Setup of run A:
==> flow/design.v (excerpt) <==
module comparator_latch #
(
  parameter n_to_response_time = -1038,
  parameter p_to_response_time = -1020,
  parameter const_response_time = 1285,
  parameter n_to_tau = -1248,
  parameter p_to_tau = 1037,
  parameter const_tau = 1042,
  parameter n_to_response_time_lh = -1752,
  parameter p_to_response_time_lh = -1006,
  parameter const_response_time_lh = 1185,
  parameter n_to_tau_lh = 1131,
  parameter p_to_tau_lh = -1115,
  parameter const_tau_lh = 1529
)
(
  input clk,
  input reset,
  input sys_clk,
  input [15-1:0] n,
  input [15-1:0] p,
  output [35-1:0] out
);
Size: about 6800 cells after synthesis, about 0.057 mm^2 of cells after synthesis.
make LEC_CHECK=0 ABC_AREA=1 CAP_MARGIN=20 CORE_MARGIN=2 CORE_UTILIZATION=40 CTS_CLUSTER_DIAMETER=100 CTS_CLUSTER_SIZE=99 HOLD_SLACK_MARGIN=-0.1 PLACE_DENSITY=0.72 SETUP_SLACK_MARGIN=-2.0 SLEW_MARGIN=20 TNS_END_PERCENT=90 finish   # period 26.0 ns
run.sh (not shown) runs the stock make flow with config.mk's settings and CLKGATE_MAP_FILE=.
## Diff of input files: run B against run A
==> flow/config.mk <==
export PLATFORM = sky130hd
export DESIGN_NAME = comparator_latch
export DESIGN_NICKNAME = comparator_latch
export VERILOG_FILES = /design/flow/design.v
export SDC_FILE = /design/flow/constraint.sdc
export NUM_CORES = 4
export LEC_CHECK = 0
export ABC_AREA = 0
export CAP_MARGIN = 20
export CORE_MARGIN = 2
export CORE_UTILIZATION = 66
export CTS_CLUSTER_DIAMETER = 100
export CTS_CLUSTER_SIZE = 99
export HOLD_SLACK_MARGIN = 0.28
export PLACE_DENSITY_LB_ADDON = 0.02
export SETUP_SLACK_MARGIN = -2.0
export SLEW_MARGIN = 20
export TNS_END_PERCENT = 25
Findings:
- Run comparison: run B cell at the slowest stage of the critical path clkdlybuf4s50_1; run A cell at the slowest stage of the critical path xor2_1
- [compare] base=run A new=run B: worst hold slack went up by 0.056 ns, maximum number of pins on one net before global-route repair saw a decrease, total wire length shrank by 23000 um.
Inputs modified between run B and run C:
==> flow/config.mk <==
export PLATFORM = sky130hd
export DESIGN_NAME = comparator_latch
export DESIGN_NICKNAME = comparator_latch
export VERILOG_FILES = /design/flow/design.v
export SDC_FILE = /design/flow/constraint.sdc
export NUM_CORES = 4
export LEC_CHECK = 0
export CAP_MARGIN = 25
export CORE_MARGIN = 7
export CORE_UTILIZATION = 40
export GPL_ROUTABILITY_DRIVEN = 0
export SLEW_MARGIN = 20
--- outcome ---
- Diff run B..run C | number of cells produced by synthesis | unchanged
- Run C ends up with higher finished layout cell area than run B does.
- Peak fanout along the critical path came out lower on run C than on run B.
Setup changes, run C to run D
-- flow/config.mk --
<<< run C, line 6
export NUM_CORES = 4
export LEC_CHECK = 0
export CAP_MARGIN = 25
export CORE_MARGIN = 7
export CORE_UTILIZATION = 40
export GPL_ROUTABILITY_DRIVEN = 0
export SLEW_MARGIN = 20
>>> run D, line 6
export NUM_CORES = 4
export LEC_CHECK = 0
export CAP_MARGIN = 20
export CORE_MARGIN = 2
export CORE_UTILIZATION = 40
export SLEW_MARGIN = 20
==> flow/constraint.sdc <==
create_clock -name core_clock -period 19.5 [get_ports {clk}]
set_input_delay 3.9000 -clock core_clock [delete_from_list [all_inputs] [get_ports {clk}]]
set_output_delay 3.9000 -clock core_clock [all_outputs]
set_load 0.01 [all_outputs]
### Flow results
- The higher worst path buffer plus inverter count of run D and run C is in run D.
- Nothing crashed in run D and all stages finished; the problem is that the final layout failed, the offending checks being setup timing.
- Run D ended with more final worst hold slack than run C.
- Run D ended with less maximum fanout count along the critical path than run C.
- Delta (run D minus run C): cell area saw an increase, total global-route track usage went up.
- Changes observed in run D relative to run C: critical path's largest stage delay went down 0.15 ns, initial antenna violation count dropped 3.

---

Starting RTL as in the previous note.
clock: 20.1 ns
lec_check: 0
abc_area: 1
cap_margin: 20
cell_pad_in_sites_detail_placement: 0
core_aspect_ratio: 0.5
core_margin: 10
core_utilization: 55
cts_cluster_diameter: 80
cts_cluster_size: 66
gpl_timing_driven: 0
min_routing_layer: met1
place_density_lb_addon: 0.07
setup_slack_margin: 2.8
slew_margin: 20
Then changed:
- ABC_AREA: 1 -> 0
- CORE_ASPECT_RATIO: 0.5 -> 0.61
- CORE_MARGIN: 10 -> 2
- CORE_UTILIZATION: 55 -> 58
- CTS_CLUSTER_DIAMETER: 80 -> unset
- GPL_TIMING_DRIVEN: 0 -> 1
- SETUP_SLACK_MARGIN: 2.8 -> 1.73
What happened: Now the flow completed, yet does not pass: negative setup slack; cell area came out lower by 2.4%; wire length came out lower by 5.8%; via count came out lower by 7.8%; hold slack improves by 0.045 ns; non-clock buffer count came out higher by 685; register-to-register slack degrades by 0.18 ns; worst setup slack degrades by 1.4 ns; sequential share of layout area barely changes.

---

v17:
comparator_latch again, from the RTL that the note above started with.
Settings: LEC_CHECK=0, ABC_AREA=0, CAP_MARGIN=0, CORE_MARGIN=8, CORE_UTILIZATION=40, CTS_CLUSTER_DIAMETER=100, CTS_CLUSTER_SIZE=99, HOLD_SLACK_MARGIN=-0.1, PLACE_DENSITY=0.72, SETUP_SLACK_MARGIN=-2.0, SLEW_MARGIN=20, TNS_END_PERCENT=25; clock period 26.0 ns.
Input-level comparison between v58 and v17:
==> flow/config.mk <==
export PLATFORM = sky130hd
export DESIGN_NAME = comparator_latch
export DESIGN_NICKNAME = comparator_latch
export VERILOG_FILES = /design/flow/design.v
export SDC_FILE = /design/flow/constraint.sdc
export NUM_CORES = 4
export LEC_CHECK = 0
export CAP_MARGIN = 20
export CORE_MARGIN = 2
export CORE_UTILIZATION = 40
export SLEW_MARGIN = 20
## What came out
Compared with v17, v58 shows a detailed router's first-iteration violation count that is about 10% higher.
In the flow results for v58 and v17, the die area is smaller on v58.
v58 and v17 all finish clean.
v58: number of ordinary and repair buffers in the finished layout about 10% above v17
Min clock buffer count across v58 and v17: v58
| via count | v58 vs v17 | 924 lower |
Comparing v58 and v17, register-to-register slack is lower on v58.
Of the two candidates, v17 has the worse first-pass GRT wire length and v58 the better one.
Between v58 and v17, it is v58 whose depth of the most critical reg-to-reg path is higher, by 1.
Synthesis-to-layout area growth: v17 vs v58 — no meaningful difference
Diff v17..v58 | wire length per cell after detailed routing | negligible
Of the two values seen for endpoint of the worst setup timing path, state_cycle_counter[6] was produced by v17 and state_cycle_counter[13] by v58.
Edits applied to the flow inputs when going from v58 to v18:
diff --git a/flow/config.mk b/flow/config.mk
--- a/flow/config.mk
+++ b/flow/config.mk
@@ -6,6 +6,13 @@
 export NUM_CORES = 4
 export LEC_CHECK = 0
+export ABC_AREA = 1
 export CAP_MARGIN = 20
 export CORE_MARGIN = 2
 export CORE_UTILIZATION = 40
+export CTS_CLUSTER_DIAMETER = 88
+export CTS_CLUSTER_SIZE = 99
+export HOLD_SLACK_MARGIN = -0.1
+export PLACE_DENSITY_LB_ADDON = 0.07
+export SETUP_SLACK_MARGIN = -2.0
 export SLEW_MARGIN = 20
+export TNS_END_PERCENT = 25
Notes after the runs:
- Compared with v58, v18 shows number of cells in Yosys stat higher by 19%.
- Looking at sum of buffers and inverters on the critical path across v18 and v58, the one that comes out lower is v58.
- Looking at area of the synthesized netlist per yosys stat, v18 sits above v58.
- Between v18 and v58, the compound-gate portion of the synthesized area is higher for v58.
- Re die area: v18 is 8000 µm² up on v58.
- Post-synthesis share of cell area spent on and, or, nand and nor gates (v18 over v58): increase, 5.6 points
- Lower routing usage on met2 among v18 and v58: v58
- When the final numbers for v18 and v58 were put side by side, the top achievable clock speed turned out to be greater in v58.
- Compared with v58, v18 instantiates a larger number of standard cells.
